==> job 2829 <==
==> flow/design.v (excerpt) <==
module miniRV (
    input   wire                clk,
    input   wire                rst,
    input   wire[31:0]      inst_i,
    input   wire[31:0]      mem_rdata_i,
    output  wire[13:0]   inst_addr_o,
    output  wire[15:0]          mem_addr_o,
    output  wire                mem_wen_o,
    output  wire[31:0]      mem_wdata_o,
    output          debug_wb_have_inst,    
    output [31:0]   debug_wb_pc,           
    output          debug_wb_ena,          
    output [4:0]    debug_wb_reg,          
    output [31:0]   debug_wb_value         
);
wire                pc_sel_i;
wire                id_pc_sel_o;
wire[15:0]          pc_br_addr_i;
wire[15:0]  pc_pc_o;
wire[15:0]  pc_pc4_o;
assign inst_addr_o = pc_pc_o[15:2];
wire[15:0]          ifid_pc_o;
wire[15:0]          ifid_pc4_o;
wire[31:0]      ifid_inst_o;
wire                idex_inst_valid_i;
wire[31:0]      idex_op1_i;
wire[31:0]      idex_op2_i;
wire[1:0]           idex_alu_sel_i;
wire[3:0]           idex_alu_op_i;
wire                idex_reg_wen_i;
wire[4:0]   idex_reg_waddr_i;
wire[1:0]           idex_wb_sel_i;
wire                idex_mem_wen_i;
wire[31:0]      idex_mem_wdata_i;
wire[31:0]      idex_op1_o;
wire[31:0]      idex_op2_o;
wire[1:0]           idex_alu_sel_o;
wire[3:0]           idex_alu_op_o;
wire                idex_reg_wen_o;
wire[4:0]   idex_reg_waddr_o;
wire[1:0]           idex_wb_sel_o;
wire[15:0]  idex_pc_o;
wire[15:0]  idex_pc4_o;
wire                idex_mem_wen_o;
wire[31:0]      idex_mem_wdata_o;
wire[31:0]      ex_data_forward_o;
wire                exmem_inst_valid_i;
wire                exmem_mem_wen_i;
wire[31:0]      exmem_mem_wdata_i;
wire                exmem_reg_wen_i;
  ...
clock: 6.29 ns
lec_check: 0
cap_margin: 20
core_margin: 2
core_utilization: 63
cts_cluster_diameter: 345
cts_cluster_size: 17
slew_margin: 20
run.sh (not shown) runs the stock make flow with config.mk's settings and CLKGATE_MAP_FILE=.
==> inputs of job 6753, as changes to job 2829 <==
- CAP_MARGIN: 20 -> 35
- CORE_UTILIZATION: 63 -> 57
- CTS_CLUSTER_DIAMETER: 345 -> unset
- CTS_CLUSTER_SIZE: 17 -> 24
- SETUP_SLACK_MARGIN: unset -> 1.28
- SLEW_MARGIN: 20 -> 5
- TNS_END_PERCENT: unset -> 5
==> flow/constraint.sdc (replaced) <==
create_clock -name core_clock -period 5.03 [get_ports {clk}]
set_input_delay 1.0060 -clock core_clock [delete_from_list [all_inputs] [get_ports {clk}]]
set_output_delay 1.0060 -clock core_clock [all_outputs]
set_load 0.01 [all_outputs]
==> comparison table <==
metric                                                               job 2829                    job 6753
Clock transition at path regs                                           90 ps                       60 ps
Buffer and inverter count on the worst path                                 6                           5
Detailed-route wire length per cell                                   42.8 um                     40.8 um
Number of setup buffers added after CTS                                     7                           1
Overall power of the completed layout                                 19.4 mW                     29.1 mW
Wire length of the first global-routing pass                        466000 um                   471000 um
Clock buffers created by TritonCTS                                         92                         145
Resized Gates After CTS                                                    29                         213
Reg-to-reg critical path startpoint                         u_id_ex.op2_o[23]           u_id_ex.op1_o[25]
Standby leakage power                                                 34.4 nW                     38.2 nW
Initial antenna violation count                                            42                          33
Result of the run                                  complete, but fails checks  complete, but fails checks
Layout check failures                                    negative setup slack        negative setup slack
Slew headroom                                                           12.2%                       26.2%
Flip-flop and latch share of the layout cell area                       45.1%                       41.3%

---

==> job 6697 <==
miniRV again, from the RTL that the note above started with.
==> flow/config.mk <==
export PLATFORM = sky130hd
export DESIGN_NAME = miniRV
export DESIGN_NICKNAME = miniRV
export VERILOG_FILES = /design/flow/design.v
export SDC_FILE = /design/flow/constraint.sdc
export NUM_CORES = 4
export LEC_CHECK = 0
export CAP_MARGIN = 0
export CORE_MARGIN = 2
export CORE_UTILIZATION = 66
export CTS_CLUSTER_DIAMETER = 372
export CTS_CLUSTER_SIZE = 15
export SLEW_MARGIN = 20
export TNS_END_PERCENT = 5
==> flow/constraint.sdc <==
create_clock -name core_clock -period 4.97 [get_ports {clk}]
set_input_delay 0.9940 -clock core_clock [delete_from_list [all_inputs] [get_ports {clk}]]
set_output_delay 0.9940 -clock core_clock [all_outputs]
set_load 0.01 [all_outputs]
==> inputs of job 9510, as changes to job 6697 <==
CAP_MARGIN = 20   (was 0)
CORE_UTILIZATION = 40   (was 66)
CTS_CLUSTER_DIAMETER = unset   (was 372)
CTS_CLUSTER_SIZE = unset   (was 15)
TNS_END_PERCENT = unset   (was 5)
==> flow/constraint.sdc (replaced) <==
create_clock -name core_clock -period 9.5 [get_ports {clk}]
set_input_delay 1.9000 -clock core_clock [delete_from_list [all_inputs] [get_ports {clk}]]
set_output_delay 1.9000 -clock core_clock [all_outputs]
set_load 0.01 [all_outputs]
==> inputs of job 7629, as changes to job 6697 <==
CAP_MARGIN = 20   (was 0)
CORE_UTILIZATION = 57   (was 66)
CTS_CLUSTER_DIAMETER = unset   (was 372)
CTS_CLUSTER_SIZE = 24   (was 15)
==> flow/constraint.sdc (replaced) <==
create_clock -name core_clock -period 5.03 [get_ports {clk}]
set_input_delay 1.0060 -clock core_clock [delete_from_list [all_inputs] [get_ports {clk}]]
set_output_delay 1.0060 -clock core_clock [all_outputs]
set_load 0.01 [all_outputs]
==> inputs of job 3217, as changes to job 6697 <==
CAP_MARGIN = 20   (was 0)
CORE_UTILIZATION = 72   (was 66)
CTS_CLUSTER_DIAMETER = unset   (was 372)
CTS_CLUSTER_SIZE = 44   (was 15)
PLACE_DENSITY = 0.66   (was unset)
TNS_END_PERCENT = unset   (was 5)
==> flow/constraint.sdc (replaced) <==
create_clock -name core_clock -period 4.79 [get_ports {clk}]
set_input_delay 0.9580 -clock core_clock [delete_from_list [all_inputs] [get_ports {clk}]]
set_output_delay 0.9580 -clock core_clock [all_outputs]
set_load 0.01 [all_outputs]
==> comparison <==
In synthesized cell count, job 7629 and job 9510 do not differ. Area after synthesis is the same in job 9510 and job 3217. Of job 7629 and job 9510, job 7629 has the higher first-iteration DRC count (gap about 50%, measured against job 9510). Against job 9510, the clock power of job 7629 is higher by 78%. In job 7629 the register-to-register slack is worse than in job 9510, by 2.8 ns. Final cell count: job 9510 is smaller than job 7629 (about 5%). Die size: job 3217 < job 6697 < job 7629 < job 9510. Job 6697 failed in global routing (5_1_grt). Job 9510 passed the timing, design-rule and antenna checks. Job 3217 aborted during clock tree synthesis (4_1_cts). Job 7629 completed, yet does not pass: setup timing.
==> figures <==
                                                                      job 6697     job 9510                  job 7629                        job 3217
First-pass iteration count of the detailed router                            -            7                         9                               -
Layout Utilization                                                           -        0.458                     0.719                               -
Sort of element at the start of the critical path                            -         flop                      flop                               -
Average via count per standard cell                                          -         6.54                      7.34                               -
Wirelength per Cell                                                          -      36.8 um                   39.0 um                               -
Number of buffers and inverters on the critical path                         -            4                         6                               -
Signal arrival time at the worst endpoint                                    -      9.42 ns                   7.78 ns                               -
WP depth                                                                     -           41                        34                               -
CTS Buf Count                                                              103          153                       144                               -
Clock transition at path regs                                                -      0.06 ns                   0.06 ns                               -
Run status                                                      did not finish  no timing/DRC/antenna violations  finished with violations                  did not finish
Stage where the flow stopped                          global routing (5_1_grt)            -                         -  clock tree synthesis (4_1_cts)
Layout check failures                                                        -            -              setup timing                               -
Largest voltage drop on the vdd net                                          -       143 uV                    376 uV                               -
Die ar.                                                            0.117 sq mm  0.192 sq mm               0.135 sq mm                     0.107 sq mm
Vertical die dimension                                                  342 um       438 um                    368 um                          328 um
Final setup skew                                                             -    0.0296 ns                 0.0548 ns                               -
Drc violations                                                               -            0                         0                               -

---

==> inputs of run a <==
miniRV again, from the RTL that the note above started with.
clock: 9.5 ns
lec_check: 0
cap_margin: 20
cell_pad_in_sites_global_placement: 3
core_margin: 4
core_utilization: 40
cts_cluster_diameter: 82
gpl_routability_driven: 0
hold_slack_margin: 0.13
slew_margin: 20
==> inputs of run b, as changes to run a <==
ABC_AREA = 0   (was unset)
CELL_PAD_IN_SITES_GLOBAL_PLACEMENT = unset   (was 3)
CORE_ASPECT_RATIO = 0.5   (was unset)
CORE_MARGIN = 2   (was 4)
CORE_UTILIZATION = 72   (was 40)
CTS_CLUSTER_DIAMETER = 376   (was 82)
CTS_CLUSTER_SIZE = 100   (was unset)
GPL_ROUTABILITY_DRIVEN = unset   (was 0)
HOLD_SLACK_MARGIN = unset   (was 0.13)
SETUP_SLACK_MARGIN = -0.58   (was unset)
==> flow/constraint.sdc (replaced) <==
create_clock -name core_clock -period 7.59 [get_ports {clk}]
set_input_delay 1.5180 -clock core_clock [delete_from_list [all_inputs] [get_ports {clk}]]
set_output_delay 1.5180 -clock core_clock [all_outputs]
set_load 0.01 [all_outputs]
==> inputs of run c, as changes to run a <==
ABC_AREA = 1   (was unset)
CELL_PAD_IN_SITES_GLOBAL_PLACEMENT = unset   (was 3)
CORE_MARGIN = 2   (was 4)
CORE_UTILIZATION = 57   (was 40)
CTS_CLUSTER_DIAMETER = unset   (was 82)
GPL_ROUTABILITY_DRIVEN = unset   (was 0)
HOLD_SLACK_MARGIN = unset   (was 0.13)
SETUP_SLACK_MARGIN = 0.51   (was unset)
==> flow/constraint.sdc (replaced) <==
create_clock -name core_clock -period 4.97 [get_ports {clk}]
set_input_delay 0.9940 -clock core_clock [delete_from_list [all_inputs] [get_ports {clk}]]
set_output_delay 0.9940 -clock core_clock [all_outputs]
set_load 0.01 [all_outputs]
==> Changelog: implementation <==
## Implementation

* Status: finished clean
* Required time worst endpoint at 10190 ps
* Post-route met1 wirelength at 126000 um
* Xor/xnor share at 0.882%
* Hold depth at 0
* Period utilization at 93.4%
* DR pass1 iterations at 6
* Vias in the first global route at 51.4k
* Most used cell, CP: nor2_1
* Clock group share of total power at 42.2%
* Post-synthesis mux area share at 23.5%
Source of the figures above: run a

==> Changelog: implementation <==
### Changed

* # rows at 83
* Floorplan core density at 73.1%
* Warnings, synthesis at 11
* Post-synthesis mux area share at 23.5%
* Run Error: [ERROR DPL-0033] detailed placement checks failed during check placement.
* Ys cells at 5273
* IO Pins at 200
* Failed at: detailed placement
* Status: aborted with a tool error
* Xor/xnor share at 0.882%
Source of the figures above: run b

==> Changelog: implementation <==
## Implementation

* Status: failed layout checks
* Final Setup Violations at 78
* Hold depth at 0
* PnR worst setup slack at -670 ps
* Post-synthesis mux area share at 0.0256%
* Period utilization at 113%
* Clock group share of total power at 37.9%
* Required time worst endpoint at 5640 ps
* Fail Reasons: negative setup slack
Source of the figures above: run c


---

==> job 4954 <==
miniRV again, from the RTL that the note above started with.
make LEC_CHECK=0 CAP_MARGIN=20 CORE_MARGIN=2 CORE_UTILIZATION=72 CTS_CLUSTER_SIZE=22 PLACE_DENSITY=0.66 SETUP_SLACK_MARGIN=1.72 SLEW_MARGIN=20 finish   # period 6.61 ns
==> inputs of job 606, as changes to job 4954 <==
- CORE_UTILIZATION: 72 -> 57
- CTS_CLUSTER_SIZE: 22 -> not set
- PLACE_DENSITY: 0.66 -> not set
- SETUP_SLACK_MARGIN: 1.72 -> not set
==> flow/constraint.sdc (replaced) <==
create_clock -name core_clock -period 5.61 [get_ports {clk}]
set_input_delay 1.1220 -clock core_clock [delete_from_list [all_inputs] [get_ports {clk}]]
set_output_delay 1.1220 -clock core_clock [all_outputs]
set_load 0.01 [all_outputs]
==> comparison table <==
quantity                                                                             job 606        job 4954
Cell resize tally after clock tree synthesis                                              42              79
Yosys synthesis chip area                                                         75500 um^2      75500 um^2
Count of input and output buffers                                                        183             183
Clock buffer count from CTS                                                              143             141
DIE HEIGHT                                                                            368 um          328 um
DP Cell Count                                                                           8123            7135
# rows                                                                                   133             118
Cell Type Count                                                                          101             101
Largest area contributor in the synthesized netlist                                 edfxtp_1        edfxtp_1
Gp weighted congestion                                                                  1.07            1.15
Count of library flops with an enable pin                                               1024            1024
Setup Slack @ Placement                                                             -1730 ps         -907 ps
Die Area                                                                         135000 um^2     107000 um^2
Dominant Register Cell                                                              edfxtp_1        edfxtp_1
Boundary pin count                                                                       200             200
Core Region                                                                      131000 um^2     104000 um^2
Area after detailed placement                                                     88800 um^2      83600 um^2
Post-CTS repair timing setup buffer count                                                  7              19
Horizontal extent of the die                                                          368 um          328 um
Floorplan core density                                                                 0.574           0.727
Post-synthesis share of cell area spent on and, or, nand and nor gates                0.0728          0.0728
Detail Placement HPWL                                                              220000 um       218000 um
Run status                                                                   failed layout checks  did not finish
Stage where the flow stopped                                                               -  global routing
Layout check failures                                                   negative setup slack               -

---

==> inputs of run R <==
miniRV again, from the RTL that the note above started with.
==> flow/design.v (excerpt) <==
module miniRV (
    input   wire                clk,
    input   wire                rst,
    input   wire[31:0]      inst_i,
    input   wire[31:0]      mem_rdata_i,
    output  wire[13:0]   inst_addr_o,
    output  wire[15:0]          mem_addr_o,
    output  wire                mem_wen_o,
    output  wire[31:0]      mem_wdata_o,
    output          debug_wb_have_inst,    
    output [31:0]   debug_wb_pc,           
    output          debug_wb_ena,          
    output [4:0]    debug_wb_reg,          
    output [31:0]   debug_wb_value         
);
wire                pc_sel_i;
wire                id_pc_sel_o;
wire[15:0]          pc_br_addr_i;
wire[15:0]  pc_pc_o;
wire[15:0]  pc_pc4_o;
assign inst_addr_o = pc_pc_o[15:2];
wire[15:0]          ifid_pc_o;
wire[15:0]          ifid_pc4_o;
wire[31:0]      ifid_inst_o;
wire                idex_inst_valid_i;
wire[31:0]      idex_op1_i;
wire[31:0]      idex_op2_i;
wire[1:0]           idex_alu_sel_i;
wire[3:0]           idex_alu_op_i;
wire                idex_reg_wen_i;
wire[4:0]   idex_reg_waddr_i;
wire[1:0]           idex_wb_sel_i;
wire                idex_mem_wen_i;
wire[31:0]      idex_mem_wdata_i;
wire[31:0]      idex_op1_o;
wire[31:0]      idex_op2_o;
wire[1:0]           idex_alu_sel_o;
wire[3:0]           idex_alu_op_o;
wire                idex_reg_wen_o;
wire[4:0]   idex_reg_waddr_o;
wire[1:0]           idex_wb_sel_o;
wire[15:0]  idex_pc_o;
wire[15:0]  idex_pc4_o;
wire                idex_mem_wen_o;
wire[31:0]      idex_mem_wdata_o;
wire[31:0]      ex_data_forward_o;
wire                exmem_inst_valid_i;
wire                exmem_mem_wen_i;
wire[31:0]      exmem_mem_wdata_i;
wire                exmem_reg_wen_i;
wire[4:0]   exmem_reg_waddr_i;
wire[31:0]      exmem_alu_result_i;
wire[1:0]           exmem_wb_sel_i;
wire[15:0]          exmem_pc4_i;
wire                exmem_inst_valid_o;
wire                exmem_reg_wen_o;
wire[4:0]   exmem_reg_waddr_o;
wire[31:0]      exmem_alu_result_o;
wire[1:0]           exmem_wb_sel_o;
wire[15:0]          exmem_pc4_o;
wire[15:0]          exmem_pc_i;
wire[15:0]          exmem_pc_o;
wire                memwb_reg_wen_i;
wire[4:0]   memwb_reg_waddr_i;
wire[31:0]      memwb_reg_wdata_i;
wire[15:0]          trace_pc; 
  ...
==> flow/config.mk <==
export PLATFORM = sky130hd
export DESIGN_NAME = miniRV
export DESIGN_NICKNAME = miniRV
export VERILOG_FILES = /design/flow/design.v
export SDC_FILE = /design/flow/constraint.sdc
export NUM_CORES = 4
export LEC_CHECK = 0
export CAP_MARGIN = 20
export CORE_MARGIN = 2
export CORE_UTILIZATION = 66
export CTS_CLUSTER_SIZE = 15
export SLEW_MARGIN = 20
==> flow/constraint.sdc <==
create_clock -name core_clock -period 7.01 [get_ports {clk}]
set_input_delay 1.4020 -clock core_clock [delete_from_list [all_inputs] [get_ports {clk}]]
set_output_delay 1.4020 -clock core_clock [all_outputs]
set_load 0.01 [all_outputs]
==> run H (differences from run R) <==
--- a/flow/config.mk
+++ b/flow/config.mk
@@ -7,6 +7,7 @@
 export LEC_CHECK = 0
-export CAP_MARGIN = 20
+export CAP_MARGIN = 40
 export CORE_MARGIN = 2
-export CORE_UTILIZATION = 66
-export CTS_CLUSTER_SIZE = 15
-export SLEW_MARGIN = 20
+export CORE_UTILIZATION = 58
+export CTS_CLUSTER_SIZE = 20
+export SETUP_SLACK_MARGIN = 1.57
+export SLEW_MARGIN = 5
==> flow/constraint.sdc (replaced) <==
create_clock -name core_clock -period 6.02 [get_ports {clk}]
set_input_delay 1.2040 -clock core_clock [delete_from_list [all_inputs] [get_ports {clk}]]
set_output_delay 1.2040 -clock core_clock [all_outputs]
set_load 0.01 [all_outputs]
==> comparison table <==
                                                                                               run R                 run H
Post-DP Area                                                                            83,710 sq um          87,710 sq um
Vertical die size                                                                           342.2 um              364.8 um
Number of hold-repair buffers added at the cts stage                                               0                     0
Cell Count Post-Placement                                                                      7,294                 7,930
Weighted congestion at the end of routability-driven global placement                          1.084                 1.055
Netlist cell types                                                                               101                   101
Overall die area                                                                       117,100 sq um         133,100 sq um
Post-synthesis share of cell area spent on xor and xnor gates                               0.008818              0.008818
Fraction of the core area occupied by cells at floorplan                                      0.6629                0.5837
Number of rows created at floorplan                                                              124                   132
Count of instantiated cells in the yosys netlist                                               5,273                 5,273
Worst setup slack after placement                                                          -642.3 ps              -1195 ps
Post_cts resized                                                                                  71                    38
Total half-perimeter wirelength after legalization and detailed placement                   228.0 mm              202.9 mm
TritonCTS buffer count                                                                           145                   143
Number of top-level design ports                                                                 200                   200
Post-CTS Repair Setup Buffers                                                                     18                     9
Count of clock tree sinks                                                                      1,403                 1,403
Die W                                                                                       342.2 um              364.8 um
Run status                                                                 aborted with a tool error       failed layout checks
Last stage reached                                                                           5_1_grt                     -
Layout check failures                                                                              -  negative setup slack
Post-synth top area share                                                                     0.4073                0.4073
Core Box Area                                                                          113,900 sq um         129,300 sq um
Number of levels the H-tree was split into                                                         4                     4
Power figures rest on the tool's default switching activity, not on a simulated workload.
